## flow/run.sh

```bash
#!/bin/bash
# the make line also repeats each setting of config.mk as NAME=value (left out here)
make -C /OpenROAD-flow-scripts/flow DESIGN_CONFIG=/design/flow/config.mk WORK_HOME=/design/flow/orfs CLKGATE_MAP_FILE= finish
```

## flow/config.mk

```make
export PLATFORM = sky130hd
export DESIGN_NAME = apb_top
export DESIGN_NICKNAME = apb_top
export VERILOG_FILES = /design/flow/design.v
export SDC_FILE = /design/flow/constraint.sdc
export NUM_CORES = 4
export LEC_CHECK = 0
export CAP_MARGIN = 20
export CORE_MARGIN = 2
export CORE_UTILIZATION = 63
export SLEW_MARGIN = 20
```

## flow/constraint.sdc

```tcl
create_clock -name core_clock -period 2.73 [get_ports {pclk}]
set_input_delay 0.5460 -clock core_clock [delete_from_list [all_inputs] [get_ports {pclk}]]
set_output_delay 0.5460 -clock core_clock [all_outputs]
set_load 0.01 [all_outputs]
```

## flow/design.v

```verilog
`timescale 1ns / 1ps
module apb_master(
    input pclk, presetn, pready, pslverr, 
    input [31:0] prdata,wdata,addr,
    input start,write,
    input [3:0] strb,
    input [2:0] prot,
    output reg psel,penable,pwrite,
    output reg [31:0] paddr,pwdata,
    output reg [3:0] pstrb,
    output reg [2:0] pprot,
    output reg done,error,
    output reg [31:0] rdata
    );
    parameter idle=2'b00,
              setup=2'b01,
              access=2'b10;
    reg [1:0] state, next;  
    always @(posedge pclk, negedge presetn) 
    begin
        if(!presetn) state<=idle;
        else state<=next;
    end 
    always @(*) begin
        case(state)
        idle: next = start?setup:idle;
        setup: next = access;
        access: next=pready?idle:access;
        default: next=idle;
    endcase    
    end 
    always @(posedge pclk,negedge presetn)
    begin
        if(!presetn) begin
        psel<=0;
        penable<=0;
        done<=0;
        error<=0;
        paddr <= 0;
        pwrite <= 0;
        pwdata <= 0;
        pstrb <= 0;
        pprot <= 0;
        rdata <= 0;
        end else begin
        case(state)
        idle: begin
            done<=0;
            error<=0;
            psel<=0;
            penable<=0;
        end
        setup: begin
            psel<=1;
            penable<=0;
            paddr<=addr;
            pwrite<=write;
            pwdata<=wdata;
            pstrb<=strb;
            pprot<=prot;
        end
        access: begin
            penable<=1;
            if(pready) begin
                done<=1;
                error<=pslverr;
                if(!write) rdata<=prdata;
            end
        end
    endcase
    end
    end      
endmodule
`timescale 1ns / 1ps
module apb_slave #(
    parameter base_addr = 32'h0000_0000
)(
    input         pclk,
    input         presetn,
    input         psel,
    input         penable,
    input         pwrite,
    input  [31:0] paddr,
    input  [31:0] pwdata,
    input  [3:0]  pstrb,
    input  [2:0]  pprot,
    output reg [31:0] prdata,
    output reg        pready,
    output reg        pslverr
);
    reg [31:0] regfile [0:3];
    wire [1:0] reg_sel    = paddr[3:2];
    wire       addr_valid = (paddr[31:4] == base_addr[31:4]);
    always @(posedge pclk or negedge presetn) begin
        if (!presetn) begin
            pready <= 0;
        end else begin
            pready <= (psel && penable);  
        end
    end
    always @(posedge pclk or negedge presetn) begin
        if (!presetn) begin
            pslverr <= 0;
        end else if (psel && penable) begin
            pslverr <= ~addr_valid;
        end else begin
            pslverr <= 0;
        end
    end
    always @(posedge pclk or negedge presetn) begin
        if (!presetn) begin
            regfile[0] <= 0;
            regfile[1] <= 0;
            regfile[2] <= 0;
            regfile[3] <= 0;
        end else if (psel && penable && pwrite && addr_valid) begin
            if (pstrb[0]) regfile[reg_sel][7:0]   <= pwdata[7:0];
            if (pstrb[1]) regfile[reg_sel][15:8]  <= pwdata[15:8];
            if (pstrb[2]) regfile[reg_sel][23:16] <= pwdata[23:16];
            if (pstrb[3]) regfile[reg_sel][31:24] <= pwdata[31:24];
        end
    end
    always @(posedge pclk or negedge presetn) begin
        if (!presetn) begin
            prdata <= 0;
        end else if (psel && penable && !pwrite && addr_valid) begin
            prdata <= regfile[reg_sel];
        end
    end
endmodule
`timescale 1ns / 1ps
module apb_top(
    input        pclk,
    input        presetn,
    input        start,
    input        write,
    input [31:0] addr,
    input [31:0] wdata,
    input [3:0]  strb,
    input [2:0]  prot,
    output [31:0] rdata,
    output        done,
    output        error
);
    wire        psel;
    wire        penable;
    wire        pwrite;
    wire [31:0] paddr;
    wire [31:0] pwdata;
    wire [3:0]  pstrb;
    wire [2:0]  pprot;
    wire [31:0] prdata_int;
    wire        pready_int;
    wire        pslverr_int;
    wire psel0 = psel && (paddr[31:12] == 20'h00000);   
    wire psel1 = psel && (paddr[31:12] == 20'h0001);   
    wire [31:0] prdata0;
    wire        pready0;
    wire        pslverr0;
    wire [31:0] prdata1;
    wire        pready1;
    wire        pslverr1;
    assign prdata_int = psel0 ? prdata0
                      : psel1 ? prdata1
                      : 32'h0000_0000;
    assign pready_int = psel0 ? pready0
                      : psel1 ? pready1
                      : penable;
    assign pslverr_int= psel0 ? pslverr0
                      : psel1 ? pslverr1
                      : 1'b1;
    apb_master master (
        .pclk    (pclk),
        .presetn (presetn),
        .start   (start),
        .write   (write),
        .addr    (addr),
        .wdata   (wdata),
        .strb    (strb),
        .prot    (prot),
        .psel    (psel),
        .penable (penable),
        .pwrite  (pwrite),
        .paddr   (paddr),
        .pwdata  (pwdata),
        .pstrb   (pstrb),
        .pprot   (pprot),
        .done    (done),
        .error   (error),
        .rdata   (rdata),
        .prdata  (prdata_int),
        .pready  (pready_int),
        .pslverr (pslverr_int)
    );
    apb_slave #(.base_addr(32'h0000_0000)) slave0 (
        .pclk    (pclk),
        .presetn (presetn),
        .psel    (psel0),
        .penable (penable),
        .pwrite  (pwrite),
        .paddr   (paddr),
        .pwdata  (pwdata),
        .pstrb   (pstrb),
        .pprot   (pprot),
        .prdata  (prdata0),
        .pready  (pready0),
        .pslverr (pslverr0)
    );
    apb_slave #(.base_addr(32'h0000_1000)) slave1 (
        .pclk    (pclk),
        .presetn (presetn),
        .psel    (psel1),
        .penable (penable),
        .pwrite  (pwrite),
        .paddr   (paddr),
        .pwdata  (pwdata),
        .pstrb   (pstrb),
        .pprot   (pprot),
        .prdata  (prdata1),
        .pready  (pready1),
        .pslverr (pslverr1)
    );
endmodule
```

==> out/metrics.json, run 1 <==
{
  "die": {
    "core_area_sq_um": 29560,
    "die_h_microns": 176.9,
    "core_util_floorplan": 0.6368,
    "std_cell_rows": 63,
    "die-area_sq_um": 31280,
    "num_ports": 109,
    "die-width_microns": 176.9
  },
  "routing": {
    "route.vias.total": 10667,
    "wirelength_microns": 38670,
    "ant_nets": 0,
    "detailedRoute.firstIterationViolations": 571,
    "detailedRoute.firstPassIterationCount": 6,
    "route.detailed.wl_per_inst_microns": 21.99,
    "detail_route.vias_per_cell": 6.064,
    "drt_drc_violations_left": 0,
    "num_antenna_cells": 0
  },
  "pwr": {
    "combPwrFrac": 0.157,
    "comb_power_w": 0.00257,
    "clockPowerShare": 0.361,
    "clock_power_w": 0.00591,
    "netSwitchingFraction": 0.2840,
    "top_power_group": "registers",
    "power.sequential.total_w": 0.00790,
    "power_per_cell_area_nw_per_um2": 735.1,
    "ir_drop_v": 0.0005980,
    "leakage_power_total_nw": 10.72,
    "internal_power_w": 0.01172,
    "net-switching-power_w": 0.004650,
    "share_seq_of_total_power": 0.482,
    "total_power_w": 0.01637
  },
  "clock_network": {
    "numCtsBuffers": 44,
    "cts_max_path_buffers": 3,
    "clock_latency_ps": 550,
    "clock-root-buffer": "sky130_fd_sc_hd__clkbuf_16",
    "cts_tree": "done",
    "tritoncts_num_sinks": 430,
    "clk_transition_reported_paths_ps": 60,
    "postCtsSetupRepairBufs": 0,
    "h_tree_level_count": 2,
    "cts_hold_buf": 1,
    "post_cts_resized": 0
  },
  "setup_path": {
    "dominant_cell_type_by_count_on_the_critical_path": "sky130_fd_sc_hd__buf_4",
    "max_stage_delay_ps": 520,
    "worst_path_max_delay_cell": "sky130_fd_sc_hd__nor4_1",
    "critPathBufInv": 3,
    "path_delay_family": "simple AND/OR/NAND/NOR gates",
    "crit_fanout": 22,
    "worstSetupEndpointType": "flip-flop",
    "timing.critical_path.arrival_ps": 2940,
    "type_of_the_worst_setup_path": "flip-flop to flip-flop",
    "critical_path_depth": 7,
    "capture_point_of_the_worst_path": "slave0.regfile[3][25]",
    "worst-endpoint-required_ps": 3150,
    "worst_r2r_path_cells": 7,
    "r2r_setup_slack_ps": 210,
    "cp_cell_sequence": "nor4_1 -> nand4_1 -> buf_4 -> buf_4 -> nor3_4 -> buf_4 -> mux2_2",
    "r2r_start": "master.paddr[17]",
    "worst_setup_path_start_kind": "flip-flop",
    "critPathLaunch": "master.paddr[17]",
    "critical_path.reg2reg.endpoint": "slave0.regfile[3][25]"
  },
  "finish": {
    "fillerInstances": 1861,
    "finish.net_count": 1416,
    "layout.cell_area.non_filler_sq_um": 22270,
    "area.growth.synth_to_final_pct": 18.33
  },
  "yosys": {
    "yosys-stat-area_sq_um": 18820,
    "synthSimpleGateAreaFrac": 0.06321,
    "synth.area.mux_share": 0.3257,
    "syn_area_per_cell_sq_um": 16.03,
    "top_area_cell": "sky130_fd_sc_hd__dfrtp_1",
    "tally_of_yosys_warning_messages": 5,
    "aoi_share": 0.02273,
    "synth_dominant_cell_count": "sky130_fd_sc_hd__dfrtp_1",
    "synth.logic.top_family": "multiplexers",
    "yosys.stat.seqShare": 0.5717,
    "ys_cells": 1174,
    "ys.flop_type": "sky130_fd_sc_hd__dfrtp_1",
    "edf_count": 0,
    "fp_nets": 1249,
    "synth_top_area_share": 0.5703,
    "yosysUniqueCellTypes": 41,
    "synth_flops": 430,
    "area_leaders": "sky130_fd_sc_hd__dfrtp_1 57%, sky130_fd_sc_hd__mux2_2 23%, sky130_fd_sc_hd__mux4_2 7.7%, sky130_fd_sc_hd__nor3_4 2.8%, sky130_fd_sc_hd__o21ai_0 1.7%",
    "synth_cells": 1174,
    "post_synth_most_frequent_cells": "429 x sky130_fd_sc_hd__dfrtp_1, 387 x sky130_fd_sc_hd__mux2_2, 65 x sky130_fd_sc_hd__o21ai_0",
    "syn-cell-area_sq_um": 18820,
    "yosys.area_share.xor_xnor": 0,
    "synth-async-reset-ratio": 1.000,
    "post_synth_fa_ha_maj_area_fraction": 0
  },
  "timing": {
    "grt_setup_unrepaired": "no",
    "min_period_over_period": 0.9229,
    "final-max-slew-violation-count": 0,
    "crit_path_time_final_ps": 2519,
    "setup_tns_ps": 0,
    "post_route_clock_skew_ps": 16.99,
    "slew_at_the_pin_with_the_worst_max_slew_slack_ps": 746.7,
    "maxClockFrequency_mhz": 396.9,
    "timing_hold_violations_final": 0,
    "setup-violations-final": 0,
    "slew_margin_rel": 0.5022
  },
  "global_route": {
    "largest_net_degree_at_the_start_of_global_routing": 62,
    "global_route_wire_length_before_repair_microns": 62980,
    "antenna_found_initial": 0,
    "grt_usage": 0.2618,
    "first_global_vias": 11432,
    "overflow": 0
  },
  "placed_design": {
    "placed_area_sq_um": 20840,
    "gp_routability_congestion": 0.7577,
    "place.detailed.hpwl_microns": 24120,
    "io_buffers": 103
  },
  "min_path": {
    "hold_path_sink": "slave1.regfile[1][23]",
    "min-delay-path-class": "flip-flop to flip-flop",
    "worstHoldPathCells": 1,
    "worstHoldStart": "slave1.regfile[1][23]"
  },
  "status": {
    "outcome": "no timing/DRC/antenna violations"
  },
  "flow_run": {
    "cap_viol_max_count": 0,
    "warnings": 33
  }
}
-- area by class of cell --
cell class | count | area [sq um] | share of cell area
multi-input combinational | 680 | 7767 | 0.3487
clock buffer | 63 | 1284 | 0.05763
clock inverter | 11 | 140.1 | 0.006291
sequential | 430 | 10770 | 0.4836
tap | 390 | 488.0 | 0.02191
inverter | 5 | 18.77 | 0.0008426
timing repair buffer | 180 | 1804 | 0.08100
-- layer usage --
metal | GRT usage | wire length (microns) | vias to the layer above
li1 | - | - | 4758
met1 | 0.3630 | 17190 | 5655
met2 | 0.4399 | 19380 | 186
met3 | 0.03415 | 1177 | 68
met4 | 0.07645 | 920 | 0
met5 | 0 | 0 | -
-- metrics by stage --
stage	hold slack [ps]	util	setup slack (ps)	cells
2_1_floorplan	250.4	-	647.9	1174
3_3_place_gp	466.1	0.7050	281.1	1684
3_5_place_dp	490.3	0.7050	218.1	1684
4_1_cts	495.3	0.7535	197.9	1759
5_1_grt	507.4	0.7535	79.62	1759
6_report	492.4	0.7535	210.6	1759
==> run 2: changes to the inputs <==
ABC_AREA = 0   (was unset)
CAP_MARGIN = 30   (was 20)
CORE_ASPECT_RATIO = 1.03   (was unset)
CORE_UTILIZATION = 65   (was 63)
CTS_CLUSTER_DIAMETER = 356   (was unset)
CTS_CLUSTER_SIZE = 15   (was unset)
GPL_ROUTABILITY_DRIVEN = 1   (was unset)
PLACE_DENSITY_LB_ADDON = 0.14   (was unset)
SETUP_SLACK_MARGIN = 0.11   (was unset)
SLEW_MARGIN = 30   (was 20)
clock period = 1.67 ns   (was 2.73 ns; I/O delays follow)
==> run 2 against run 1 <==
The layout now fails its checks (negative setup slack). Final cell count up 3.6%. First-iteration DRC count up 120%. Sequential cell count unchanged. Critical path type unchanged.
==> out/metrics.json, run 2 <==
{
  "pwr": {
    "internal_power": {"value": 0.01821, "unit": "W", "change": "+55%"},
    "clock_power": {"value": 0.00770, "unit": "W", "change": "+30%"},
    "power.sequential.total": {"value": 0.0131, "unit": "W", "change": "+66%"},
    "share_seq_of_total_power": {"value": 0.491, "change": "+0.009"},
    "combPwrFrac": {"value": 0.220, "change": "+0.063"},
    "ir_drop": {"value": 0.0007488, "unit": "V", "change": "+25%"},
    "power_per_cell_area": {"value": 1084, "unit": "nW/um^2", "change": "+47%"},
    "net-switching-power": {"value": 0.008489, "unit": "W", "change": "+83%"},
    "total_power": {"value": 0.02670, "unit": "W", "change": "+63%"},
    "netSwitchingFraction": {"value": 0.3180, "change": "+0.03399"},
    "clockPowerShare": {"value": 0.289, "change": "-0.072"},
    "comb_power": {"value": 0.00588, "unit": "W", "change": "+130%"},
    "top_power_group": "registers",
    "leakage_power_total": {"value": 11.69, "unit": "nW", "change": "+9.0%"}
  },
  "setup_path": {
    "timing.critical_path.arrival": {"value": 2740, "unit": "ps", "change": "-200 ps"},
    "critPathLaunch": "master.paddr[9]",
    "critPathBufInv": {"value": 4, "change": "+1"},
    "type_of_the_worst_setup_path": "flip-flop to flip-flop",
    "worst-endpoint-required": {"value": 2080, "unit": "ps", "change": "-1070 ps"},
    "critical_path.reg2reg.endpoint": "slave1.regfile[2][28]",
    "worst_r2r_path_cells": {"value": 8, "change": "+1"},
    "max_stage_delay": {"value": 420, "unit": "ps", "change": "-100 ps"},
    "capture_point_of_the_worst_path": "slave1.regfile[2][28]",
    "cp_cell_sequence": "nor4_4 -> buf_6 -> clkbuf_16 -> buf_6 -> nand4_4 -> nor3_4 -> buf_12 -> mux2_2",
    "worst_setup_path_start_kind": "flip-flop",
    "critical_path_depth": {"value": 8, "change": "+1"},
    "crit_fanout": {"value": 8, "change": "-64%"},
    "dominant_cell_type_by_count_on_the_critical_path": "sky130_fd_sc_hd__buf_6",
    "worstSetupEndpointType": "flip-flop",
    "path_delay_family": "simple AND/OR/NAND/NOR gates",
    "r2r_setup_slack": {"value": -670, "unit": "ps", "change": "-880 ps"},
    "r2r_start": "master.paddr[9]",
    "worst_path_max_delay_cell": "sky130_fd_sc_hd__dfrtp_1"
  },
  "yosys": {
    "synth_flops": {"value": 430, "change": "unchanged"},
    "synth_dominant_cell_count": "sky130_fd_sc_hd__dfrtp_1",
    "yosys.area_share.xor_xnor": {"value": 0, "change": "unchanged"},
    "fp_nets": {"value": 1249, "change": "unchanged"},
    "synth_cells": {"value": 1174, "change": "unchanged"},
    "area_leaders": "sky130_fd_sc_hd__dfrtp_1 57%, sky130_fd_sc_hd__mux2_2 23%, sky130_fd_sc_hd__mux4_2 7.7%, sky130_fd_sc_hd__nor3_4 2.8%, sky130_fd_sc_hd__o21ai_0 1.7%",
    "yosysUniqueCellTypes": {"value": 41, "change": "unchanged"},
    "post_synth_fa_ha_maj_area_fraction": {"value": 0, "change": "unchanged"},
    "yosys-stat-area": {"value": 18820, "unit": "sq um", "change": "unchanged"},
    "synth.area.mux_share": {"value": 0.3257, "change": "unchanged"},
    "post_synth_most_frequent_cells": "429 x sky130_fd_sc_hd__dfrtp_1, 387 x sky130_fd_sc_hd__mux2_2, 65 x sky130_fd_sc_hd__o21ai_0",
    "synthSimpleGateAreaFrac": {"value": 0.06321, "change": "unchanged"},
    "yosys.stat.seqShare": {"value": 0.5717, "change": "unchanged"},
    "synth.logic.top_family": "multiplexers",
    "syn_area_per_cell": {"value": 16.03, "unit": "sq um", "change": "unchanged"},
    "syn-cell-area": {"value": 18820, "unit": "sq um", "change": "unchanged"},
    "tally_of_yosys_warning_messages": {"value": 5, "change": "unchanged"},
    "edf_count": {"value": 0, "change": "unchanged"},
    "top_area_cell": "sky130_fd_sc_hd__dfrtp_1",
    "ys.flop_type": "sky130_fd_sc_hd__dfrtp_1",
    "synth_top_area_share": {"value": 0.5703, "change": "unchanged"},
    "synth-async-reset-ratio": {"value": 1.000, "change": "unchanged"},
    "ys_cells": {"value": 1174, "change": "unchanged"},
    "aoi_share": {"value": 0.02273, "change": "unchanged"}
  },
  "placed_design": {
    "placed_area": {"value": 22090, "unit": "sq um", "change": "+6.0%"},
    "io_buffers": {"value": 103, "change": "unchanged"},
    "placed_cells_incl_taps": {"value": 1722, "change": "+2.3%"},
    "place.detailed.hpwl": {"value": 26750, "unit": "microns", "change": "+11%"},
    "gp_routability_congestion": {"value": 0.7892, "change": "+4.2%"}
  },
  "clock_network": {
    "numCtsBuffers": {"value": 34, "change": "-23%"},
    "tritoncts_num_sinks": {"value": 430, "change": "unchanged"},
    "clk_transition_reported_paths": {"value": 80, "unit": "ps", "change": "+20 ps"},
    "clock_latency": {"value": 540, "unit": "ps", "change": "about the same"},
    "cts_tree": "done",
    "clock-root-buffer": "sky130_fd_sc_hd__clkbuf_16",
    "h_tree_level_count": {"value": 2, "change": "unchanged"},
    "cts_max_path_buffers": {"value": 3, "change": "unchanged"}
  },
  "finish": {
    "layout.cell_area.non_filler": {"value": 24630, "unit": "sq um", "change": "+11%"},
    "fillerInstances": {"value": 1157, "change": "-38%"},
    "area.growth.synth_to_final_pct": 30.86,
    "layout_cells_excl_fill": {"value": 1822, "change": "+3.6%"},
    "finish.utilization": {"value": 0.8609, "change": "+0.1073"},
    "finish.net_count": {"value": 1494, "change": "+5.5%"}
  },
  "timing": {
    "hold_ws": {"value": 310.3, "unit": "ps", "change": "-182.2 ps"},
    "maxClockFrequency": {"value": 427.5, "unit": "MHz", "change": "+7.7%"},
    "post_route_clock_skew": {"value": 24.92, "unit": "ps", "change": "+7.928 ps"},
    "timing_hold_violations_final": {"value": 0, "change": "unchanged"},
    "slew_at_the_pin_with_the_worst_max_slew_slack": {"value": 486.9, "unit": "ps", "change": "-259.8 ps"},
    "crit_path_time_final": {"value": 2339, "unit": "ps", "change": "-180.4 ps"},
    "postLayoutSetupSlackWorst": {"value": -669.0, "unit": "ps", "change": "-879.6 ps"},
    "final-max-slew-violation-count": {"value": 0, "change": "unchanged"},
    "slew_margin_rel": {"value": 0.6754, "change": "+0.1732"},
    "grt_setup_unrepaired": "yes",
    "setup-violations-final": {"value": 356, "change": "+356"},
    "min_period_over_period": {"value": 1.401, "change": "+0.4778"}
  },
  "die": {
    "die-width": {"value": 171.7, "unit": "microns", "change": "-2.9%"},
    "die_h": {"value": 176.7, "unit": "microns", "change": "about the same"},
    "std_cell_rows": {"value": 63, "change": "unchanged"},
    "num_ports": {"value": 109, "change": "unchanged"},
    "core_util_floorplan": {"value": 0.6578, "change": "+0.02105"},
    "die-area": {"value": 30340, "unit": "sq um", "change": "-3.0%"},
    "core_area": {"value": 28610, "unit": "sq um", "change": "-3.2%"}
  },
  "status": {
    "outcome": "finished with violations",
    "layout.failed_checks": "negative setup slack"
  },
  "routing": {
    "drt_drc_violations_left": {"value": 0, "change": "unchanged"},
    "detail_route.vias_per_cell": {"value": 6.878, "change": "+13%"},
    "route.detailed.wl_per_inst": {"value": 31.80, "unit": "microns", "change": "+45%"},
    "route.vias.total": {"value": 12532, "change": "+17%"},
    "detailedRoute.firstIterationViolations": {"value": 1260, "change": "+120%"},
    "ant_nets": {"value": 0, "change": "unchanged"},
    "wirelength": {"value": 57930, "unit": "microns", "change": "+50%"},
    "detailedRoute.firstPassIterationCount": {"value": 6, "change": "unchanged"}
  },
  "global_route": {
    "grt_usage": {"value": 0.3573, "change": "+0.09542"},
    "antenna_found_initial": {"value": 0, "change": "unchanged"},
    "largest_net_degree_at_the_start_of_global_routing": {"value": 70, "change": "+13%"},
    "first_global_vias": {"value": 13271, "change": "+16%"},
    "global_route_wire_length_before_repair": {"value": 80410, "unit": "microns", "change": "+28%"},
    "overflow": {"value": 0, "change": "unchanged"}
  },
  "min_path": {
    "min-delay-path-class": "input pin to asynchronous set/reset pin"
  },
  "flow_run": {
    "warnings": {"value": 34, "change": "+3.0%"},
    "cap_viol_max_count": {"value": 0, "change": "unchanged"}
  }
}
-- run 2: final cells by class --
type                            count  area (sq um)  area share
Sequential cell                   430         10770      0.4373
Multi-Input combinational cell    680          8853      0.3594
Timing Repair Buffer              268          3527      0.1432
Clock buffer                       46         959.7     0.03896
Tap cell                          390         488.0     0.01981
Inverter                            5         18.77   0.0007619
Clock inverter                      1         7.507   0.0003048
Antenna cell                        2         5.005   0.0002032
-- run 2: metal layers --
metal	GRT usage	part of all wire	up-vias	routed length [microns]
met5	0	0	-	0
met4	0.1790	0.061	0	3562
met1	0.4661	0.37	6597	21180
met2	0.5790	0.50	809	28730
met3	0.06865	0.077	243	4457
li1	-	-	4883	-
-- run 2: what timing repair did --
| item | 4_1_cts | 5_1_grt |
|---|---|---|
| hold buffers | 1 | 0 |
| pin swaps | 46 | 18 |
| hold endpoints to repair | 24 | 0 |
| setup buffers | 23 | 7 |
| gates cloned | 16 | 4 |
| resized | 180 | 92 |
| endpoints found under the setup margin | 392 | 373 |
-- run 2: per-stage QoR --
step                      setup WS (ps)  TNS (ps)
after floorplan                  -403.0   -121180
after global placement           -529.5   -159590
after detailed placement         -565.4   -166310
after CTS                        -517.3   -153570
after global routing             -688.1   -205020
final                            -669.0   -190790
==> run 3: changes to the inputs <==
ABC_AREA = 1   (was 0)
CAP_MARGIN = 20   (was 30)
CORE_ASPECT_RATIO = unset   (was 1.03)
CORE_UTILIZATION = 72   (was 65)
CTS_CLUSTER_DIAMETER = 400   (was 356)
CTS_CLUSTER_SIZE = unset   (was 15)
GPL_ROUTABILITY_DRIVEN = unset   (was 1)
PLACE_DENSITY_LB_ADDON = 0.08   (was 0.14)
SETUP_SLACK_MARGIN = 0.38   (was 0.11)
SLEW_MARGIN = 20   (was 30)
clock period = 1.66 ns   (was 1.67 ns; I/O delays follow)
==> run 3 against run 2 <==
The flow now stops in 5_1_grt. Area after synthesis fell by 4.6%. Synthesized cell count up 66%. Die size shrank 14%.
==> out/metrics.json, run 3 <==
{
  "status": {
    "outcome": "did not finish",
    "stop_stage": "5_1_grt",
    "error": "[ERROR DPL-0038] Utilization greater than 100%, impossible to legalize"
  },
  "yosys": {
    "yosys-stat-area": {"value": 17950, "unit": "sq um", "change": "-4.6%"},
    "area_leaders": "sky130_fd_sc_hd__dfrtp_1 60%, sky130_fd_sc_hd__nand2_1 17%, sky130_fd_sc_hd__o21ai_0 5.6%, sky130_fd_sc_hd__a221oi_1 2.4%, sky130_fd_sc_hd__inv_1 1.6%",
    "tally_of_yosys_warning_messages": {"value": 5, "change": "unchanged"},
    "yosys.area_share.xor_xnor": {"value": 0, "change": "unchanged"},
    "synth.logic.top_family": "simple AND/OR/NAND/NOR gates",
    "aoi_share": {"value": 0.1408, "change": "+0.1181"},
    "syn_area_per_cell": {"value": 9.191, "unit": "sq um", "change": "-43%"},
    "top_area_cell": "sky130_fd_sc_hd__dfrtp_1",
    "synth_cells": {"value": 1953, "change": "+66%"},
    "ys_cells": {"value": 1953, "change": "+66%"},
    "synth-async-reset-ratio": {"value": 1.000, "change": "unchanged"},
    "synth_top_area_share": {"value": 0.5980, "change": "+0.02771"},
    "fp_nets": {"value": 2028, "change": "+62%"},
    "syn-cell-area": {"value": 17950, "unit": "sq um", "change": "-4.6%"},
    "synth.area.mux_share": {"value": 0, "change": "-0.3257"},
    "yosys.stat.seqShare": {"value": 0.5995, "change": "+0.02778"},
    "yosysUniqueCellTypes": {"value": 33, "change": "-20%"},
    "synth_dominant_cell_count": "sky130_fd_sc_hd__nand2_1",
    "post_synth_fa_ha_maj_area_fraction": {"value": 0, "change": "unchanged"},
    "edf_count": {"value": 0, "change": "unchanged"},
    "synth_flops": {"value": 430, "change": "unchanged"},
    "ys.flop_type": "sky130_fd_sc_hd__dfrtp_1",
    "synthSimpleGateAreaFrac": {"value": 0.2168, "change": "+0.1536"},
    "post_synth_most_frequent_cells": "835 x sky130_fd_sc_hd__nand2_1, 429 x sky130_fd_sc_hd__dfrtp_1, 200 x sky130_fd_sc_hd__o21ai_0"
  },
  "placed_design": {
    "place_worst_setup_slack": {"value": -472.2, "unit": "ps", "change": "+93.16 ps"},
    "place.detailed.hpwl": {"value": 30150, "unit": "microns", "change": "+13%"},
    "io_buffers": {"value": 103, "change": "unchanged"},
    "gp_routability_congestion": {"value": 0.8329, "change": "+5.5%"}
  },
  "die": {
    "num_ports": {"value": 109, "change": "unchanged"},
    "die-area": {"value": 26210, "unit": "sq um", "change": "-14%"},
    "die_h": {"value": 161.9, "unit": "microns", "change": "-8.4%"},
    "core_util_floorplan": {"value": 0.7360, "change": "+0.07814"},
    "std_cell_rows": {"value": 57, "change": "-9.5%"},
    "die-width": {"value": 161.9, "unit": "microns", "change": "-5.7%"},
    "core_area": {"value": 24390, "unit": "sq um", "change": "-15%"}
  },
  "clock_network": {
    "numCtsBuffers": {"value": 42, "change": "+24%"},
    "clock-root-buffer": "sky130_fd_sc_hd__clkbuf_16",
    "cts_max_path_buffers": {"value": 3, "change": "unchanged"},
    "h_tree_level_count": {"value": 2, "change": "unchanged"},
    "tritoncts_num_sinks": {"value": 430, "change": "unchanged"}
  }
}
==> run 3: repair_timing <==
item / CTS
gates resized: 109
gates cloned: 9
setup buffers: 8
pin swaps: 10
setup endpoints to repair: 410
hold buffers: 1
hold endpoints to repair: 151
==> run 3: through the flow <==
step	instances	power, W	area, sq um
after floorplan	1953	0.01486	18220
after global placement	2411	0.01754	20380
after detailed placement	2411	0.01778	20380
after CTS	2507	0.02822	22490
==> run 4: changes to the inputs <==
CAP_MARGIN = 40   (was 20)
CTS_CLUSTER_DIAMETER = unset   (was 400)
CTS_CLUSTER_SIZE = 38   (was unset)
HOLD_SLACK_MARGIN = 0.3   (was unset)
PLACE_DENSITY = 0.37   (was unset)
PLACE_DENSITY_LB_ADDON = unset   (was 0.08)
SETUP_SLACK_MARGIN = 0.01   (was 0.38)
clock period = 2.28 ns   (was 1.66 ns; I/O delays follow)
==> run 4 against run 3 <==
Die size unchanged. Area after synthesis unchanged. Synthesized cell count unchanged. Now clean on timing, DRC and antenna.
==> out/metrics.json, run 4 <==
{
  "status": {
    "outcome": "no timing/DRC/antenna violations"
  },
  "pwr": {
    "net-switching-power_w": 0.006219,
    "ir_drop_v": 0.0008200,
    "total_power_w": 0.01918,
    "power.sequential.total_w": 0.00894,
    "share_seq_of_total_power": 0.466,
    "clock_power_w": 0.00667,
    "netSwitchingFraction": 0.3242,
    "combPwrFrac": 0.186,
    "top_power_group": "registers",
    "power_per_cell_area_nw_per_um2": 907.2,
    "comb_power_w": 0.00357,
    "leakage_power_total_nw": 10.35,
    "internal_power_w": 0.01296,
    "clockPowerShare": 0.348
  },
  "setup_path": {
    "path_delay_family": "simple AND/OR/NAND/NOR gates",
    "worstSetupEndpointType": "flip-flop",
    "worst-endpoint-required_ps": 2750,
    "r2r_setup_slack_ps": 110,
    "critPathLaunch": "master.paddr[21]",
    "type_of_the_worst_setup_path": "flip-flop to flip-flop",
    "cp_cell_sequence": "nor2_1 -> nand2_1 -> nor2_4 -> nand2_2 -> nand3b_1 -> nor2_1 -> nand2_2 -> buf_4 -> nor2_1 -> buf_4 -> nand2_1 -> nand2_1",
    "critPathBufInv": 2,
    "max_stage_delay_ps": 380,
    "crit_fanout": 16,
    "worst_path_max_delay_cell": "sky130_fd_sc_hd__dfrtp_1",
    "worst_setup_path_start_kind": "flip-flop",
    "timing.critical_path.arrival_ps": 2640,
    "capture_point_of_the_worst_path": "slave0.regfile[3][9]",
    "critical_path_depth": 12,
    "critical_path.reg2reg.endpoint": "slave0.regfile[3][9]",
    "worst_r2r_path_cells": 12,
    "r2r_start": "master.paddr[21]"
  },
  "clock_network": {
    "clock_latency_ps": 540,
    "cts_max_path_buffers": {"value": 3, "change": "unchanged"},
    "numCtsBuffers": {"value": 42, "change": "unchanged"},
    "cts_tree": "done",
    "tritoncts_num_sinks": {"value": 430, "change": "unchanged"},
    "clk_transition_reported_paths_ps": 60,
    "h_tree_level_count": {"value": 2, "change": "unchanged"},
    "clock-root-buffer": "sky130_fd_sc_hd__clkbuf_16"
  },
  "timing": {
    "timing_hold_violations_final": 0,
    "postLayoutSetupSlackWorst_ps": 112.4,
    "setup-violations-final": 0,
    "hold_ws_ps": 464.2,
    "min_period_over_period": 0.9507,
    "slew_at_the_pin_with_the_worst_max_slew_slack_ps": 547.7,
    "final-max-slew-violation-count": 0,
    "crit_path_time_final_ps": 2168,
    "post_route_clock_skew_ps": 21.52,
    "maxClockFrequency_mhz": 461.3,
    "slew_margin_rel": 0.6349
  },
  "yosys": {
    "top_area_cell": "sky130_fd_sc_hd__dfrtp_1",
    "syn-cell-area": {"value": 17950, "unit": "sq um", "change": "unchanged"},
    "aoi_share": {"value": 0.1408, "change": "unchanged"},
    "yosys-stat-area": {"value": 17950, "unit": "sq um", "change": "unchanged"},
    "tally_of_yosys_warning_messages": {"value": 5, "change": "unchanged"},
    "synth_dominant_cell_count": "sky130_fd_sc_hd__nand2_1",
    "area_leaders": "sky130_fd_sc_hd__dfrtp_1 60%, sky130_fd_sc_hd__nand2_1 17%, sky130_fd_sc_hd__o21ai_0 5.6%, sky130_fd_sc_hd__a221oi_1 2.4%, sky130_fd_sc_hd__inv_1 1.6%",
    "edf_count": {"value": 0, "change": "unchanged"},
    "synth.logic.top_family": "simple AND/OR/NAND/NOR gates",
    "synth-async-reset-ratio": {"value": 1.000, "change": "unchanged"},
    "synth_top_area_share": {"value": 0.5980, "change": "unchanged"},
    "syn_area_per_cell": {"value": 9.191, "unit": "sq um", "change": "unchanged"},
    "fp_nets": {"value": 2028, "change": "unchanged"},
    "synth.area.mux_share": {"value": 0, "change": "unchanged"},
    "yosysUniqueCellTypes": {"value": 33, "change": "unchanged"},
    "post_synth_most_frequent_cells": "835 x sky130_fd_sc_hd__nand2_1, 429 x sky130_fd_sc_hd__dfrtp_1, 200 x sky130_fd_sc_hd__o21ai_0",
    "ys.flop_type": "sky130_fd_sc_hd__dfrtp_1",
    "yosys.area_share.xor_xnor": {"value": 0, "change": "unchanged"},
    "synth_flops": {"value": 430, "change": "unchanged"},
    "synthSimpleGateAreaFrac": {"value": 0.2168, "change": "unchanged"},
    "post_synth_fa_ha_maj_area_fraction": {"value": 0, "change": "unchanged"},
    "ys_cells": {"value": 1953, "change": "unchanged"},
    "synth_cells": {"value": 1953, "change": "unchanged"},
    "yosys.stat.seqShare": {"value": 0.5995, "change": "unchanged"}
  },
  "finish": {
    "fillerInstances": 1340,
    "finish.net_count": 2168,
    "layout.cell_area.non_filler_sq_um": 21150,
    "area.growth.synth_to_final_pct": 17.80
  },
  "routing": {
    "route.vias.total": 14986,
    "detailedRoute.firstPassIterationCount": 6,
    "wirelength_microns": 48640,
    "num_antenna_cells": 0,
    "ant_nets": 0,
    "route.detailed.wl_per_inst_microns": 19.88,
    "detailedRoute.firstIterationViolations": 1894,
    "detail_route.vias_per_cell": 6.124,
    "drt_drc_violations_left": 0
  },
  "placed_design": {
    "io_buffers": {"value": 103, "change": "unchanged"},
    "place_worst_setup_slack": {"value": -25.11, "unit": "ps", "change": "+447.1 ps"},
    "placed_area": {"value": 19590, "unit": "sq um", "change": "-3.9%"},
    "place.detailed.hpwl": {"value": 27070, "unit": "microns", "change": "-10%"},
    "gp_routability_congestion": {"value": 0.8305, "change": "-0.29%"}
  },
  "die": {
    "die-width": {"value": 161.9, "unit": "microns", "change": "unchanged"},
    "std_cell_rows": {"value": 57, "change": "unchanged"},
    "core_util_floorplan": {"value": 0.7360, "change": "unchanged"},
    "num_ports": {"value": 109, "change": "unchanged"},
    "core_area": {"value": 24390, "unit": "sq um", "change": "unchanged"},
    "die-area": {"value": 26210, "unit": "sq um", "change": "unchanged"},
    "die_h": {"value": 161.9, "unit": "microns", "change": "unchanged"}
  },
  "global_route": {
    "global_route_wire_length_before_repair_microns": 74700,
    "grt_usage": 0.3612,
    "largest_net_degree_at_the_start_of_global_routing": 65,
    "antenna_found_initial": 0,
    "overflow": 0,
    "first_global_vias": 15021
  },
  "flow_run": {
    "warnings": 33,
    "cap_viol_max_count": 0
  },
  "min_path": {
    "min-delay-path-class": "input pin to asynchronous set/reset pin"
  }
}
==> run 4: layout make-up <==
type	instances	area [sq um]	area share
inverters	83	312.8	0.01479
clock buffers	63	1261	0.05964
clock inverters	11	58.81	0.002781
flip-flops and latches	430	10770	0.5091
well taps	324	405.4	0.01917
multi-input cells	1358	6466	0.3058
repair buffers	178	1877	0.08875
==> run 4: layer usage <==
layer	track usage	routed length, microns	vias up
met3	0.06307	4212	169
met5	0	0	-
met2	0.6012	23960	801
met1	0.4788	18550	7338
li1	-	-	6678
met4	0.1484	1923	0
==> run 4: timing repair <==
action | CTS | global route
buffers inserted | 0 | 11
hold endpoints to repair | 94 | 0
pin swaps | 0 | 2
hold buffers | 1 | 0
setup endpoints to repair | 11 | 77
gates cloned | 0 | 5
resized | 2 | 14
==> run 4: per-stage QoR <==
| step | util | instances | setup TNS (ps) |
|---|---|---|---|
| 2_1_floorplan | - | 1953 | 0 |
| 3_3_place_gp | 0.8031 | 2356 | 0 |
| 3_5_place_dp | 0.8031 | 2356 | -32.13 |
| 4_1_cts | 0.8579 | 2431 | 0 |
| 5_1_grt | 0.8670 | 2447 | -3.088 |
| 6_report | 0.8670 | 2447 | 0 |
==> run 5: changes to the inputs <==
ABC_AREA = unset   (was 1)
CAP_MARGIN = 20   (was 40)
CORE_UTILIZATION = 58   (was 72)
CTS_CLUSTER_DIAMETER = 242   (was unset)
CTS_CLUSTER_SIZE = 30   (was 38)
HOLD_SLACK_MARGIN = unset   (was 0.3)
PLACE_DENSITY = unset   (was 0.37)
SETUP_SLACK_MARGIN = 0.64   (was 0.01)
clock period = 2.15 ns   (was 2.28 ns; I/O delays follow)
==> run 5 against run 4 <==
Now fails the layout checks on negative setup slack. Synthesized cell count is 40% lower. Critical path type unchanged. Area after synthesis is 4.9% higher. Largest power group unchanged. Maximum frequency is 5.2% lower. Routed wire length is 9.4% lower. Utilization is 12 points lower.
==> out/metrics.json, run 5 <==
{
  "status": {
    "outcome": "finished with violations",
    "layout.failed_checks": "negative setup slack"
  },
  "timing": {
    "slew_margin_rel": {"value": 0.6825, "change": "+0.04764"},
    "final-max-slew-violation-count": {"value": 0, "change": "unchanged"},
    "post_route_clock_skew": {"value": 25.04, "unit": "ps", "change": "+3.521 ps"},
    "crit_path_time_final": {"value": 2286, "unit": "ps", "change": "+118.0 ps"},
    "min_period_over_period": {"value": 1.063, "change": "+0.1124"},
    "postLayoutSetupSlackWorst": {"value": -135.6, "unit": "ps", "change": "-248.0 ps"},
    "grt_setup_unrepaired": "yes",
    "setup-violations-final": {"value": 289, "change": "+289"},
    "timing_hold_violations_final": {"value": 0, "change": "unchanged"},
    "slew_at_the_pin_with_the_worst_max_slew_slack": {"value": 476.2, "unit": "ps", "change": "-71.46 ps"},
    "maxClockFrequency": {"value": 437.5, "unit": "MHz", "change": "-5.2%"}
  },
  "clock_network": {
    "numCtsBuffers": {"value": 18, "change": "-57%"},
    "clk_transition_reported_paths": {"value": 110, "unit": "ps", "change": "+50 ps"},
    "cts_max_path_buffers": {"value": 3, "change": "unchanged"},
    "h_tree_level_count": {"value": 1, "change": "-1"},
    "cts_tree": "done",
    "clock-root-buffer": "sky130_fd_sc_hd__clkbuf_16",
    "clock_latency": {"value": 540, "unit": "ps", "change": "about the same"},
    "tritoncts_num_sinks": {"value": 430, "change": "unchanged"}
  },
  "setup_path": {
    "capture_point_of_the_worst_path": "slave1.prdata[20]",
    "crit_fanout": {"value": 7, "change": "-9"},
    "worst_path_max_delay_cell": "sky130_fd_sc_hd__dfrtp_1",
    "path_delay_family": "simple AND/OR/NAND/NOR gates",
    "worst_setup_path_start_kind": "flip-flop",
    "worstSetupEndpointType": "flip-flop",
    "dominant_cell_type_by_count_on_the_critical_path": "sky130_fd_sc_hd__buf_6",
    "type_of_the_worst_setup_path": "flip-flop to flip-flop",
    "max_stage_delay": {"value": 430, "unit": "ps", "change": "+50 ps"},
    "r2r_start": "master.paddr[18]",
    "critPathLaunch": "master.paddr[18]",
    "r2r_setup_slack": {"value": -140, "unit": "ps", "change": "-250 ps"},
    "critical_path_depth": {"value": 8, "change": "-4"},
    "critical_path.reg2reg.endpoint": "slave1.prdata[20]",
    "timing.critical_path.arrival": {"value": 2720, "unit": "ps", "change": "+80 ps"},
    "critPathBufInv": {"value": 4, "change": "+2"},
    "cp_cell_sequence": "nor4_4 -> nand4_1 -> buf_6 -> nor3_4 -> buf_6 -> buf_6 -> buf_12 -> mux2_4",
    "worst-endpoint-required": {"value": 2580, "unit": "ps", "change": "-170 ps"},
    "worst_r2r_path_cells": {"value": 8, "change": "-4"}
  },
  "yosys": {
    "ys_cells": {"value": 1174, "change": "-40%"},
    "yosys.area_share.xor_xnor": {"value": 0, "change": "unchanged"},
    "synth.logic.top_family": "multiplexers",
    "top_area_cell": "sky130_fd_sc_hd__dfrtp_1",
    "synthSimpleGateAreaFrac": {"value": 0.06321, "change": "-0.1536"},
    "synth-async-reset-ratio": {"value": 1.000, "change": "unchanged"},
    "synth_flops": {"value": 430, "change": "unchanged"},
    "tally_of_yosys_warning_messages": {"value": 5, "change": "unchanged"},
    "fp_nets": {"value": 1249, "change": "-38%"},
    "syn-cell-area": {"value": 18820, "unit": "sq um", "change": "+4.9%"},
    "area_leaders": "sky130_fd_sc_hd__dfrtp_1 57%, sky130_fd_sc_hd__mux2_2 23%, sky130_fd_sc_hd__mux4_2 7.7%, sky130_fd_sc_hd__nor3_4 2.8%, sky130_fd_sc_hd__o21ai_0 1.7%",
    "ys.flop_type": "sky130_fd_sc_hd__dfrtp_1",
    "yosys-stat-area": {"value": 18820, "unit": "sq um", "change": "+4.9%"},
    "post_synth_most_frequent_cells": "429 x sky130_fd_sc_hd__dfrtp_1, 387 x sky130_fd_sc_hd__mux2_2, 65 x sky130_fd_sc_hd__o21ai_0",
    "synth_top_area_share": {"value": 0.5703, "change": "-0.02771"},
    "aoi_share": {"value": 0.02273, "change": "-0.1181"},
    "syn_area_per_cell": {"value": 16.03, "unit": "sq um", "change": "+74%"},
    "yosys.stat.seqShare": {"value": 0.5717, "change": "-0.02778"},
    "synth.area.mux_share": {"value": 0.3257, "change": "+0.3257"},
    "edf_count": {"value": 0, "change": "unchanged"},
    "synth_cells": {"value": 1174, "change": "-40%"},
    "synth_dominant_cell_count": "sky130_fd_sc_hd__dfrtp_1",
    "yosysUniqueCellTypes": {"value": 41, "change": "+24%"},
    "post_synth_fa_ha_maj_area_fraction": {"value": 0, "change": "unchanged"}
  },
  "pwr": {
    "clock_power": {"value": 0.00416, "unit": "W", "change": "-38%"},
    "power_per_cell_area": {"value": 761.5, "unit": "nW/um^2", "change": "-16%"},
    "net-switching-power": {"value": 0.005696, "unit": "W", "change": "-8.4%"},
    "leakage_power_total": {"value": 11.26, "unit": "nW", "change": "+8.8%"},
    "comb_power": {"value": 0.00395, "unit": "W", "change": "+11%"},
    "share_seq_of_total_power": {"value": 0.553, "change": "+0.087"},
    "ir_drop": {"value": 0.0009294, "unit": "V", "change": "+13%"},
    "netSwitchingFraction": {"value": 0.3142, "change": "-0.01001"},
    "combPwrFrac": {"value": 0.218, "change": "+0.032"},
    "internal_power": {"value": 0.01243, "unit": "W", "change": "-4.1%"},
    "clockPowerShare": {"value": 0.229, "change": "-0.119"},
    "top_power_group": "registers",
    "power.sequential.total": {"value": 0.0100, "unit": "W", "change": "+10%"}
  },
  "global_route": {
    "grt_usage": {"value": 0.2683, "change": "-0.09290"},
    "largest_net_degree_at_the_start_of_global_routing": {"value": 84, "change": "+29%"},
    "first_global_vias": {"value": 11612, "change": "-23%"},
    "overflow": {"value": 0, "change": "unchanged"},
    "antenna_found_initial": {"value": 1, "change": "+1"},
    "global_route_wire_length_before_repair": {"value": 69430, "unit": "microns", "change": "-7.0%"}
  },
  "die": {
    "die-width": {"value": 184.2, "unit": "microns", "change": "+14%"},
    "core_util_floorplan": {"value": 0.5935, "change": "-0.1425"},
    "die_h": {"value": 184.2, "unit": "microns", "change": "+14%"},
    "num_ports": {"value": 109, "change": "unchanged"},
    "core_area": {"value": 31720, "unit": "sq um", "change": "+30%"},
    "die-area": {"value": 33910, "unit": "sq um", "change": "+29%"},
    "std_cell_rows": {"value": 65, "change": "+14%"}
  },
  "flow_run": {
    "cap_viol_max_count": {"value": 0, "change": "unchanged"},
    "warnings": {"value": 36, "change": "+9.1%"}
  },
  "finish": {
    "finish.net_count": {"value": 1447, "change": "-33%"},
    "area.growth.synth_to_final_pct": 26.48,
    "fillerInstances": {"value": 1925, "change": "+44%"},
    "layout_cells_excl_fill": {"value": 1781, "change": "-27%"},
    "layout.cell_area.non_filler": {"value": 23810, "unit": "sq um", "change": "+13%"},
    "final-comb-area": {"value": 8884, "unit": "sq um", "change": "+37%"},
    "final-seq-area": {"value": 10770, "unit": "sq um", "change": "about the same"}
  },
  "routing": {
    "wirelength": {"value": 44080, "unit": "microns", "change": "-9.4%"},
    "detailedRoute.firstPassIterationCount": {"value": 4, "change": "-2"},
    "route.detailed.wl_per_inst": {"value": 24.75, "unit": "microns", "change": "+25%"},
    "drt_drc_violations_left": {"value": 0, "change": "unchanged"},
    "num_antenna_cells": {"value": 0, "change": "unchanged"},
    "route.vias.total": {"value": 10907, "change": "-27%"},
    "detail_route.vias_per_cell": {"value": 6.124, "change": "about the same"},
    "ant_nets": {"value": 0, "change": "unchanged"},
    "detailedRoute.firstIterationViolations": {"value": 779, "change": "-59%"}
  },
  "placed_design": {
    "placed_area": {"value": 21850, "unit": "sq um", "change": "+12%"},
    "gp_routability_congestion": {"value": 0.7619, "change": "-8.3%"},
    "io_buffers": {"value": 103, "change": "unchanged"},
    "place.detailed.hpwl": {"value": 25230, "unit": "microns", "change": "-6.8%"},
    "placed_cells_incl_taps": {"value": 1705, "change": "-28%"}
  },
  "min_path": {
    "min-delay-path-class": "input pin to asynchronous set/reset pin"
  }
}
==> run 5: repair_timing <==
item / in CTS / in global routing
gates cloned: 11 / 4
endpoints found under the setup margin: 415 / 394
hold buffers: 1 / 0
buffers inserted: 26 / 7
pin swaps: 31 / 16
gates resized: 356 / 31
endpoints found under the hold margin: 34 / 0
==> run 5: per-stage QoR <==
step                setup WS, ps  setup TNS [ps]  total power [W]  hold WS, ps    util
finish                    -135.6          -13070          0.01813        396.4  0.7506
global route              -208.8          -38450          0.01901        409.7  0.7506
CTS                       -109.1          -13130          0.01825        393.0  0.7416
detailed placement        -249.2          -24870          0.01383        386.4  0.6888
global placement          -247.0          -22200          0.01375        386.3  0.6888
floorplan                  76.96               0          0.01217        134.4       -
==> run 5: layer usage <==
layer  vias to the layer above  GRT usage  share of wire
met3                        37    0.03438          0.038
met5                         -          0        0.00029
met1                      5912     0.4023           0.46
met2                       179     0.4343           0.49
met4                         2    0.04256          0.013
li1                       4777          -              -
==> run 5: final cells by class <==
| class | count | share of cell area |
|---|---|---|
| clock buffer | 26 | 0.02108 |
| clock inverter | 1 | 0.0008409 |
| inverter | 5 | 0.0007884 |
| multi-input combinational | 680 | 0.3732 |
| sequential | 430 | 0.4525 |
| tap | 402 | 0.02113 |
| timing repair buffer | 237 | 0.1306 |
==> run 6: changes to the inputs <==
CORE_UTILIZATION = 70   (was 58)
CTS_CLUSTER_DIAMETER = 400   (was 242)
CTS_CLUSTER_SIZE = unset   (was 30)
SETUP_SLACK_MARGIN = unset   (was 0.64)
clock period = 2.04 ns   (was 2.15 ns; I/O delays follow)
==> run 6 against run 5 <==
The layout still fails its checks (negative setup slack). Synthesized cell count stayed put. Sequential cell count unchanged. Die size decreased by 17%.
==> out/metrics.json, run 6 <==
{
  "setup_path": {
    "r2r_start": "master.paddr[17]",
    "worstSetupEndpointType": "flip-flop",
    "critical_path.reg2reg.endpoint": "slave1.regfile[3][24]",
    "worst_setup_path_start_kind": "flip-flop",
    "type_of_the_worst_setup_path": "flip-flop to flip-flop",
    "max_stage_delay": {"value": 430, "unit": "ps", "change": "about the same"},
    "path_delay_family": "simple AND/OR/NAND/NOR gates",
    "worst_path_max_delay_cell": "sky130_fd_sc_hd__nor4_2",
    "worst-endpoint-required": {"value": 2450, "unit": "ps", "change": "-130 ps"},
    "critPathLaunch": "master.paddr[17]",
    "r2r_setup_slack": {"value": -230, "unit": "ps", "change": "-100 ps"},
    "cp_cell_sequence": "nor4_2 -> nand4_1 -> buf_6 -> buf_16 -> nor3_4 -> buf_12 -> mux2_2",
    "timing.critical_path.arrival": {"value": 2690, "unit": "ps", "change": "-30 ps"},
    "critical_path_depth": {"value": 7, "change": "-1"},
    "worst_r2r_path_cells": {"value": 7, "change": "-1"},
    "crit_fanout": {"value": 9, "change": "+2"},
    "critPathBufInv": {"value": 3, "change": "-1"},
    "capture_point_of_the_worst_path": "slave1.regfile[3][24]"
  },
  "clock_network": {
    "clock-root-buffer": "sky130_fd_sc_hd__clkbuf_16",
    "cts_tree": "done",
    "clock_latency": {"value": 550, "unit": "ps", "change": "about the same"},
    "h_tree_level_count": {"value": 2, "change": "+1"},
    "tritoncts_num_sinks": {"value": 430, "change": "unchanged"},
    "numCtsBuffers": {"value": 44, "change": "+26"},
    "clk_transition_reported_paths": {"value": 60, "unit": "ps", "change": "-50 ps"},
    "cts_max_path_buffers": {"value": 3, "change": "unchanged"}
  },
  "yosys": {
    "post_synth_most_frequent_cells": "429 x sky130_fd_sc_hd__dfrtp_1, 387 x sky130_fd_sc_hd__mux2_2, 65 x sky130_fd_sc_hd__o21ai_0",
    "synth-async-reset-ratio": {"value": 1.000, "change": "unchanged"},
    "aoi_share": {"value": 0.02273, "change": "unchanged"},
    "yosysUniqueCellTypes": {"value": 41, "change": "unchanged"},
    "ys_cells": {"value": 1174, "change": "unchanged"},
    "synth_cells": {"value": 1174, "change": "unchanged"},
    "synth_flops": {"value": 430, "change": "unchanged"},
    "tally_of_yosys_warning_messages": {"value": 5, "change": "unchanged"},
    "synthSimpleGateAreaFrac": {"value": 0.06321, "change": "unchanged"},
    "syn-cell-area": {"value": 18820, "unit": "sq um", "change": "unchanged"},
    "fp_nets": {"value": 1249, "change": "unchanged"},
    "yosys.area_share.xor_xnor": {"value": 0, "change": "unchanged"},
    "area_leaders": "sky130_fd_sc_hd__dfrtp_1 57%, sky130_fd_sc_hd__mux2_2 23%, sky130_fd_sc_hd__mux4_2 7.7%, sky130_fd_sc_hd__nor3_4 2.8%, sky130_fd_sc_hd__o21ai_0 1.7%",
    "post_synth_fa_ha_maj_area_fraction": {"value": 0, "change": "unchanged"},
    "yosys-stat-area": {"value": 18820, "unit": "sq um", "change": "unchanged"},
    "edf_count": {"value": 0, "change": "unchanged"},
    "synth_dominant_cell_count": "sky130_fd_sc_hd__dfrtp_1",
    "synth.logic.top_family": "multiplexers",
    "syn_area_per_cell": {"value": 16.03, "unit": "sq um", "change": "unchanged"},
    "ys.flop_type": "sky130_fd_sc_hd__dfrtp_1",
    "synth.area.mux_share": {"value": 0.3257, "change": "unchanged"},
    "yosys.stat.seqShare": {"value": 0.5717, "change": "unchanged"},
    "top_area_cell": "sky130_fd_sc_hd__dfrtp_1",
    "synth_top_area_share": {"value": 0.5703, "change": "unchanged"}
  },
  "routing": {
    "drt_drc_violations_left": {"value": 0, "change": "unchanged"},
    "ant_nets": {"value": 0, "change": "unchanged"},
    "route.vias.total": {"value": 11780, "change": "+8.0%"},
    "route.detailed.wl_per_inst": {"value": 28.83, "unit": "microns", "change": "+17%"},
    "detailedRoute.firstIterationViolations": {"value": 922, "change": "+18%"},
    "detail_route.vias_per_cell": {"value": 6.758, "change": "+10%"},
    "detailedRoute.firstPassIterationCount": {"value": 6, "change": "+2"},
    "wirelength": {"value": 50260, "unit": "microns", "change": "+14%"}
  },
  "pwr": {
    "netSwitchingFraction": {"value": 0.2988, "change": "-0.01542"},
    "top_power_group": "registers",
    "ir_drop": {"value": 0.0009790, "unit": "V", "change": "+5.3%"},
    "clockPowerShare": {"value": 0.345, "change": "+0.116"},
    "share_seq_of_total_power": {"value": 0.469, "change": "-0.084"},
    "power.sequential.total": {"value": 0.0106, "unit": "W", "change": "+6%"},
    "combPwrFrac": {"value": 0.186, "change": "-0.032"},
    "internal_power": {"value": 0.01588, "unit": "W", "change": "+28%"},
    "clock_power": {"value": 0.00781, "unit": "W", "change": "+88%"},
    "net-switching-power": {"value": 0.006766, "unit": "W", "change": "+19%"},
    "power_per_cell_area": {"value": 942.2, "unit": "nW/um^2", "change": "+24%"},
    "comb_power": {"value": 0.00422, "unit": "W", "change": "+6.8%"},
    "leakage_power_total": {"value": 11.28, "unit": "nW", "change": "+0.19%"}
  },
  "global_route": {
    "grt_most_used_layer": "met2",
    "global_route_wire_length_before_repair": {"value": 68480, "unit": "microns", "change": "-1.4%"},
    "grt_util_met3": {"value": 0.04231, "change": "+0.007933"},
    "overflow": {"value": 0, "change": "unchanged"},
    "grt_usage": {"value": 0.3158, "change": "+0.04748"},
    "grt_use_met2": {"value": 0.5541, "change": "+0.1198"},
    "largest_net_degree_at_the_start_of_global_routing": {"value": 85, "change": "+1.2%"},
    "antenna_found_initial": {"value": 1, "change": "unchanged"},
    "grt_use_met1": {"value": 0.4087, "change": "+0.006435"},
    "first_global_vias": {"value": 12399, "change": "+6.8%"}
  },
  "timing": {
    "post_route_clock_skew": {"value": 22.00, "unit": "ps", "change": "-3.040 ps"},
    "min_period_over_period": {"value": 1.115, "change": "+0.05177"},
    "final-max-slew-violation-count": {"value": 0, "change": "unchanged"},
    "grt_setup_unrepaired": "yes",
    "postLayoutSetupSlackWorst": {"value": -234.3, "unit": "ps", "change": "-98.67 ps"},
    "maxClockFrequency": {"value": 439.7, "unit": "MHz", "change": "+0.50%"},
    "setup-violations-final": {"value": 356, "change": "+23%"},
    "timing_hold_violations_final": {"value": 0, "change": "unchanged"},
    "crit_path_time_final": {"value": 2274, "unit": "ps", "change": "-11.33 ps"},
    "slew_at_the_pin_with_the_worst_max_slew_slack": {"value": 675.1, "unit": "ps", "change": "+198.9 ps"},
    "slew_margin_rel": {"value": 0.5499, "change": "-0.1326"}
  },
  "status": {
    "outcome": "finished with violations",
    "layout.failed_checks": "negative setup slack"
  },
  "flow_run": {
    "cap_viol_max_count": {"value": 0, "change": "unchanged"},
    "warnings": {"value": 36, "change": "unchanged"}
  },
  "finish": {
    "finish.net_count": {"value": 1446, "change": "-0.069%"},
    "final-seq-area": {"value": 10770, "unit": "sq um", "change": "unchanged"},
    "fillerInstances": {"value": 946, "change": "-51%"},
    "area.growth.synth_to_final_pct": 27.71,
    "finish.utilization": {"value": 0.9020, "change": "+0.1514"},
    "final-comb-area": {"value": 8698, "unit": "sq um", "change": "-2.1%"}
  },
  "placed_design": {
    "io_buffers": {"value": 103, "change": "unchanged"},
    "place_worst_setup_slack": {"value": -214.9, "unit": "ps", "change": "+34.32 ps"},
    "place.detailed.hpwl": {"value": 25330, "unit": "microns", "change": "+0.39%"},
    "gp_routability_congestion": {"value": 0.8188, "change": "+7.5%"}
  },
  "die": {
    "std_cell_rows": {"value": 60, "change": "-7.7%"},
    "die-width": {"value": 168.0, "unit": "microns", "change": "-8.8%"},
    "die-area": {"value": 28220, "unit": "sq um", "change": "-17%"},
    "core_area": {"value": 26650, "unit": "sq um", "change": "-16%"},
    "die_h": {"value": 168.0, "unit": "microns", "change": "-8.8%"},
    "num_ports": {"value": 109, "change": "unchanged"},
    "core_util_floorplan": {"value": 0.7063, "change": "+0.1128"}
  },
  "min_path": {
    "min-delay-path-class": "input pin to asynchronous set/reset pin"
  }
}
run 6: repair_timing:
action / 4_1_cts / 5_1_grt
gates resized: 54 / 207
buffers inserted: 9 / 7
pin swaps: 24 / 14
hold buffers: 1 / 0
hold endpoints to repair: 31 / 0
setup endpoints to repair: 346 / 354
cloned: 2 / 6
run 6: area by class of cell:
cell class                      instances  area share
Tap cell                              341     0.01775
Multi-Input combinational cell        680      0.3619
Antenna cell                            1   0.0001041
Timing Repair Buffer                  210      0.1133
Sequential cell                       430      0.4481
Inverter                                5   0.0007808
Clock inverter                          7    0.002498
Clock buffer                           69     0.05559
run 6: routing by layer:
| layer | vias up | share of wire | routed length (microns) |
|---|---|---|---|
| li1 | 4795 | - | - |
| met1 | 6282 | 0.39 | 19570 |
| met2 | 530 | 0.52 | 25920 |
| met3 | 173 | 0.051 | 2585 |
| met4 | 0 | 0.043 | 2178 |
| met5 | - | 0 | 0 |
run 6: stage by stage:
step / hold slack (ps) / instances / instance area, sq um / setup TNS [ps] / power [W]
finish: 362.8 / 1743 / 24040 / -59340 / 0.02265
global route: 405.0 / 1743 / 24040 / -80770 / 0.02337
floorplan: 112.4 / 1174 / 18880 / -2997 / 0.01266
CTS: 372.0 / 1729 / 23060 / -30220 / 0.02220
global placement: 332.6 / 1641 / 21320 / -38010 / 0.01421
detailed placement: 328.3 / 1641 / 21320 / -54880 / 0.01433
==> run 7: changes to the inputs <==
ABC_AREA = 1   (was unset)
CAP_MARGIN = 0   (was 20)
CELL_PAD_IN_SITES_DETAIL_PLACEMENT = 1   (was unset)
CORE_ASPECT_RATIO = 1.01   (was unset)
CORE_MARGIN = 6   (was 2)
CORE_UTILIZATION = 16   (was 70)
CTS_CLUSTER_DIAMETER = 173   (was 400)
GPL_ROUTABILITY_DRIVEN = 0   (was unset)
HOLD_SLACK_MARGIN = 0.29   (was unset)
MAX_ROUTING_LAYER = met4   (was unset)
MIN_ROUTING_LAYER = met2   (was unset)
PLACE_DENSITY_LB_ADDON = 0.29   (was unset)
SETUP_SLACK_MARGIN = -0.49   (was unset)
SLEW_MARGIN = 30   (was 20)
clock period = 5.04 ns   (was 2.04 ns; I/O delays follow)
==> run 7 against run 6 <==
First-iteration DRC count grew 82%. Largest power group unchanged. Sequential power down 62%. The run now finishes clean. Worst setup slack better by 2000 ps. Clock skew grew 8.3 ps.
==> out/metrics.json, run 7 <==
{
  "global_route": {
    "overflow": {"value": 0, "change": "unchanged"},
    "antenna_found_initial": {"value": 0, "change": "-1"},
    "grt_usage": {"value": 0.1499, "change": "-0.1658"},
    "first_global_vias": {"value": 22100, "change": "+78%"},
    "global_route_wire_length_before_repair": {"value": 90360, "unit": "microns", "change": "+32%"},
    "largest_net_degree_at_the_start_of_global_routing": {"value": 102, "change": "+20%"}
  },
  "finish": {
    "area.growth.synth_to_final_pct": 23.83,
    "final-seq-area": {"value": 10770, "unit": "sq um", "change": "about the same"},
    "layout.cell_area.non_filler": {"value": 22230, "unit": "sq um", "change": "-7.5%"},
    "finish.net_count": {"value": 2117, "change": "+46%"},
    "final-comb-area": {"value": 6450, "unit": "sq um", "change": "-26%"}
  },
  "yosys": {
    "synth_top_area_share": {"value": 0.5980, "change": "+0.02771"},
    "synth.logic.top_family": "simple AND/OR/NAND/NOR gates",
    "ys_cells": {"value": 1953, "change": "+66%"},
    "yosys.stat.seqShare": {"value": 0.5995, "change": "+0.02778"},
    "tally_of_yosys_warning_messages": {"value": 5, "change": "unchanged"},
    "post_synth_most_frequent_cells": "835 x sky130_fd_sc_hd__nand2_1, 429 x sky130_fd_sc_hd__dfrtp_1, 200 x sky130_fd_sc_hd__o21ai_0",
    "area_leaders": "sky130_fd_sc_hd__dfrtp_1 60%, sky130_fd_sc_hd__nand2_1 17%, sky130_fd_sc_hd__o21ai_0 5.6%, sky130_fd_sc_hd__a221oi_1 2.4%, sky130_fd_sc_hd__inv_1 1.6%",
    "aoi_share": {"value": 0.1408, "change": "+0.1181"},
    "yosysUniqueCellTypes": {"value": 33, "change": "-20%"},
    "ys.flop_type": "sky130_fd_sc_hd__dfrtp_1",
    "synth-async-reset-ratio": {"value": 1.000, "change": "unchanged"},
    "syn-cell-area": {"value": 17950, "unit": "sq um", "change": "-4.6%"},
    "post_synth_fa_ha_maj_area_fraction": {"value": 0, "change": "unchanged"},
    "synth.area.mux_share": {"value": 0, "change": "-0.3257"},
    "top_area_cell": "sky130_fd_sc_hd__dfrtp_1",
    "synth_dominant_cell_count": "sky130_fd_sc_hd__nand2_1",
    "edf_count": {"value": 0, "change": "unchanged"},
    "yosys.area_share.xor_xnor": {"value": 0, "change": "unchanged"},
    "synth_cells": {"value": 1953, "change": "+66%"},
    "syn_area_per_cell": {"value": 9.191, "unit": "sq um", "change": "-43%"},
    "synthSimpleGateAreaFrac": {"value": 0.2168, "change": "+0.1536"}
  },
  "placed_design": {
    "place_worst_setup_slack": {"value": 1906, "unit": "ps", "change": "+2121 ps"},
    "io_buffers": {"value": 103, "change": "unchanged"},
    "place.detailed.hpwl": {"value": 35500, "unit": "microns", "change": "+40%"},
    "placed_area": {"value": 20650, "unit": "sq um", "change": "-3.1%"}
  },
  "pwr": {
    "clockPowerShare": {"value": 0.392, "change": "+0.047"},
    "internal_power": {"value": 0.006150, "unit": "W", "change": "-61%"},
    "power.sequential.total": {"value": 0.00407, "unit": "W", "change": "-62%"},
    "net-switching-power": {"value": 0.003047, "unit": "W", "change": "-55%"},
    "share_seq_of_total_power": {"value": 0.442, "change": "-0.027"},
    "top_power_group": "registers",
    "combPwrFrac": {"value": 0.166, "change": "-0.020"},
    "netSwitchingFraction": {"value": 0.3313, "change": "+0.03253"},
    "comb_power": {"value": 0.00153, "unit": "W", "change": "-64%"},
    "power_per_cell_area": {"value": 413.8, "unit": "nW/um^2", "change": "-56%"},
    "leakage_power_total": {"value": 10.09, "unit": "nW", "change": "-11%"},
    "ir_drop": {"value": 0.0002182, "unit": "V", "change": "-78%"}
  },
  "die": {
    "die_h": {"value": 348.6, "unit": "microns", "change": "+110%"},
    "num_ports": {"value": 109, "change": "unchanged"},
    "die-width": {"value": 345.3, "unit": "microns", "change": "+110%"},
    "core_util_floorplan": {"value": 0.1627, "change": "-0.5436"},
    "core_area": {"value": 110400, "unit": "sq um", "change": "+310%"},
    "die-area": {"value": 120400, "unit": "sq um", "change": "+330%"}
  },
  "routing": {
    "detailedRoute.firstIterationViolations": {"value": 1677, "change": "+82%"},
    "ant_nets": {"value": 0, "change": "unchanged"},
    "wirelength": {"value": 59120, "unit": "microns", "change": "+18%"},
    "detailedRoute.firstPassIterationCount": {"value": 5, "change": "-1"},
    "detail_route.vias_per_cell": {"value": 5.343, "change": "-21%"},
    "route.detailed.wl_per_inst": {"value": 16.57, "unit": "microns", "change": "-43%"},
    "drt_drc_violations_left": {"value": 0, "change": "unchanged"},
    "route.vias.total": {"value": 19065, "change": "+62%"}
  },
  "setup_path": {
    "critPathLaunch": "master.paddr[28]",
    "crit_fanout": {"value": 16, "change": "+7"},
    "critical_path_depth": {"value": 11, "change": "+4"},
    "type_of_the_worst_setup_path": "flip-flop to flip-flop",
    "worst-endpoint-required": {"value": 5490, "unit": "ps", "change": "+3040 ps"},
    "worstSetupEndpointType": "flip-flop",
    "timing.critical_path.arrival": {"value": 3690, "unit": "ps", "change": "+1000 ps"},
    "r2r_setup_slack": {"value": 1800, "unit": "ps", "change": "+2030 ps"},
    "r2r_start": "master.paddr[28]",
    "critical_path.reg2reg.endpoint": "slave1.regfile[0][28]",
    "critPathBufInv": {"value": 2, "change": "-1"},
    "capture_point_of_the_worst_path": "slave1.regfile[0][28]",
    "path_delay_family": "simple AND/OR/NAND/NOR gates",
    "cp_cell_sequence": "inv_1 -> nand2_1 -> nor2_1 -> nand2_2 -> nor2_4 -> nand2_2 -> nor3_4 -> buf_4 -> nand2_1 -> nand2_1 -> o21ai_0",
    "worst_path_max_delay_cell": "sky130_fd_sc_hd__nor3_4",
    "max_stage_delay": {"value": 600, "unit": "ps", "change": "+170 ps"}
  },
  "min_path": {
    "min-delay-path-class": "input pin to asynchronous set/reset pin"
  },
  "timing": {
    "setup-violations-final": {"value": 0, "change": "-100%"},
    "slew_at_the_pin_with_the_worst_max_slew_slack": {"value": 990.0, "unit": "ps", "change": "+314.9 ps"},
    "grt_setup_unrepaired": "no",
    "postLayoutSetupSlackWorst": {"value": 1800, "unit": "ps", "change": "+2035 ps"},
    "post_route_clock_skew": {"value": 30.31, "unit": "ps", "change": "+8.306 ps"},
    "crit_path_time_final": {"value": 3240, "unit": "ps", "change": "+965.3 ps"},
    "min_period_over_period": {"value": 0.6428, "change": "-0.4721"},
    "setup_tns": {"value": 0, "unit": "ps", "change": "+59,340 ps"},
    "slew_margin_rel": {"value": 0.3392, "change": "-0.2107"},
    "final-max-slew-violation-count": {"value": 0, "change": "unchanged"},
    "maxClockFrequency": {"value": 308.7, "unit": "MHz", "change": "-30%"},
    "timing_hold_violations_final": {"value": 0, "change": "unchanged"}
  },
  "flow_run": {
    "cap_viol_max_count": {"value": 0, "change": "unchanged"}
  },
  "clock_network": {
    "clock-root-buffer": "sky130_fd_sc_hd__clkbuf_16",
    "h_tree_level_count": {"value": 2, "change": "unchanged"},
    "clk_transition_reported_paths": {"value": 60, "unit": "ps", "change": "about the same"},
    "post_cts_resized": {"value": 0, "change": "-100%"},
    "tritoncts_num_sinks": {"value": 430, "change": "unchanged"},
    "cts_max_path_buffers": {"value": 3, "change": "unchanged"},
    "numCtsBuffers": {"value": 46, "change": "+4.5%"},
    "postCtsSetupRepairBufs": {"value": 0, "change": "-9"},
    "clock_latency": {"value": 610, "unit": "ps", "change": "+60 ps"}
  },
  "status": {
    "outcome": "no timing/DRC/antenna violations"
  }
}
[run 7: layout make-up]
type	count	share of cell area
clock buffer	66	0.06011
clock inverter	17	0.01064
antenna	3	0.0003377
sequential	430	0.4843
tap	1488	0.08376
timing repair buffer	123	0.05651
multi-input combinational	1358	0.2902
inverter	83	0.01418
[run 7: per-layer routing]
| metal | track usage | routed length (microns) | vias up | share of wire |
|---|---|---|---|---|
| met3 | 0.1962 | 24140 | 168 | 0.41 |
| met1 | - | 0 | 7099 | 0 |
| li1 | - | - | 6546 | - |
| met2 | 0.1796 | 33220 | 5252 | 0.56 |
| met5 | - | 0 | - | 0 |
| met4 | 0.01923 | 1763 | 0 | 0.030 |
[run 7: stage by stage]
stage               instances  utilization  power (W)  hold WS, ps
detailed placement       3482       0.1871   0.005665        458.5
CTS                      3565       0.2013   0.009297        466.6
finish                   3568       0.2014   0.009197        440.6
floorplan                1953            -   0.004849        441.9
global route             3565       0.2013   0.009658        490.9
global placement         3481       0.1868   0.005614        454.2
No activity file was given, so power comes from the tool's default toggle rates.
